## cu_engine
module cu_engine (
    input  clk, nrst,
    input  [71:0] filter, 
    input  [23:0] data_in,
    input  [ 8:0] pe_en_ctrl,
    output [15:0] pe_out
);
    reg [23:0] dff [0:1];
    wire [143:0] psum;
    pe pe00 (.clk(clk), .en(pe_en_ctrl[0]), .a(data_in[ 7: 0]), .b(filter[ 7: 0]), .out(psum[15: 0]));
    pe pe10 (.clk(clk), .en(pe_en_ctrl[1]), .a(data_in[15: 8]), .b(filter[15: 8]), .out(psum[31:16]));
    pe pe20 (.clk(clk), .en(pe_en_ctrl[2]), .a(data_in[23:16]), .b(filter[23:16]), .out(psum[47:32]));
    pe pe01 (.clk(clk), .en(pe_en_ctrl[3]), .a(dff[0][ 7: 0]), .b(filter[31:24]), .out(psum[63:48]));
    pe pe11 (.clk(clk), .en(pe_en_ctrl[4]), .a(dff[0][15: 8]), .b(filter[39:32]), .out(psum[79:64]));
    pe pe21 (.clk(clk), .en(pe_en_ctrl[5]), .a(dff[0][23:16]), .b(filter[47:40]), .out(psum[95:80]));
    pe pe02 (.clk(clk), .en(pe_en_ctrl[6]), .a(dff[1][ 7: 0]), .b(filter[55:48]), .out(psum[111: 96]));
    pe pe12 (.clk(clk), .en(pe_en_ctrl[7]), .a(dff[1][15: 8]), .b(filter[63:56]), .out(psum[127:112]));
    pe pe22 (.clk(clk), .en(pe_en_ctrl[8]), .a(dff[1][23:16]), .b(filter[71:64]), .out(psum[143:128]));
    always @(posedge clk) begin
        if (!nrst) begin
            dff[0] <= 0;
            dff[1] <= 0;
        end else begin
            dff[0] <= data_in;
            dff[1] <= dff[0]; 
        end
    end
    assign pe_out = psum[15:0] + psum[31:16] + psum[47:32] + psum[63:48] + psum[79:64] + psum[95:80] + psum[111:96] + psum[127:112] + psum[143:128];
endmodule
Size in the first run: roughly 190 flip-flops, ~120 I/O pins, ~27,000 um2 of cells after synthesis.
Settings: LEC_CHECK=0, CAP_MARGIN=20, CELL_PAD_IN_SITES_DETAIL_PLACEMENT=0, CELL_PAD_IN_SITES_GLOBAL_PLACEMENT=0, CORE_ASPECT_RATIO=0.91, CORE_MARGIN=2, CORE_UTILIZATION=72, CTS_CLUSTER_DIAMETER=43, CTS_CLUSTER_SIZE=37, GPL_ROUTABILITY_DRIVEN=1, GPL_TIMING_DRIVEN=1, HOLD_SLACK_MARGIN=-0.09, MAX_ROUTING_LAYER=met4, MIN_ROUTING_LAYER=met1, SETUP_SLACK_MARGIN=1.33, SLEW_MARGIN=20; clock period 5.32 ns.
run.sh (not shown) runs the stock make flow with config.mk's settings and CLKGATE_MAP_FILE=.
The first run ran to the end with violations: setup timing.
Next try:
==> flow/config.mk (replaced) <==
export PLATFORM = sky130hd
export DESIGN_NAME = cu_engine
export DESIGN_NICKNAME = cu_engine
export VERILOG_FILES = /design/flow/design.v
export SDC_FILE = /design/flow/constraint.sdc
export NUM_CORES = 4
export LEC_CHECK = 0
export CAP_MARGIN = 20
export CORE_MARGIN = 2
export CORE_UTILIZATION = 40
export SLEW_MARGIN = 20
==> flow/constraint.sdc (replaced) <==
create_clock -name core_clock -period 6.2 [get_ports {clk}]
set_input_delay 1.2400 -clock core_clock [delete_from_list [all_inputs] [get_ports {clk}]]
set_output_delay 1.2400 -clock core_clock [all_outputs]
set_load 0.01 [all_outputs]
With this change the flow produced a clean layout.
Sequential power went down by about a fifth.
Global-route usage goes down by 21 points.
Power shrinks by well over a third.
Final area drops by roughly a tenth.
Via count falls by about a fifth.
Routed wire length went down by a quarter to a third.
Non-clock buffer count fell by 247.

---

## run A
Starting RTL as in the previous note.
clock: 4.39 ns
lec_check: 0
abc_area: 1
cap_margin: 20
core_margin: 2
core_utilization: 72
cts_cluster_size: 100
place_density: 0.36
setup_slack_margin: 1.22
slew_margin: 20
tns_end_percent: 5
Run A: flow complete, layout not clean; failing: setup timing
Input-level comparison between run B and run A:
# run A
export LEC_CHECK = 0
export ABC_AREA = 1
export CAP_MARGIN = 20
export CORE_MARGIN = 2
export CORE_UTILIZATION = 72
export CTS_CLUSTER_SIZE = 100
export PLACE_DENSITY = 0.36
export SETUP_SLACK_MARGIN = 1.22
export SLEW_MARGIN = 20
export TNS_END_PERCENT = 5
create_clock -name core_clock -period 4.39 [get_ports {clk}]
# run B
export LEC_CHECK = 0
export ABC_AREA = 1
export CAP_MARGIN = 20
export CORE_MARGIN = 2
export CORE_UTILIZATION = 71
export CTS_CLUSTER_SIZE = 100
export PLACE_DENSITY = 0.37
export SLEW_MARGIN = 20
create_clock -name core_clock -period 5.02 [get_ports {clk}]
==> results <==
- Looking at launching element of the worst setup path, the pe22.out[5]$_SDFF_PN0_ result is from run B; the pe01.out[7]$_SDFF_PN0_ one comes from run A.
- [run B] sequential share of layout area rose 0.75 points relative to run A
- Summary of run B over run A: detailed-routed wire length on met2 went down; synthesis-to-layout area growth went down; clock power share went up.
- Reported for run B and run A, proportion of synthesized flip-flops having asynchronous set or reset turned out identical to the last digit.
- Run B and run A: no clean run
- From the logs: run A reached the end of the flow and failed the layout checks with setup timing.
Power is estimated from default activity; no workload was simulated.
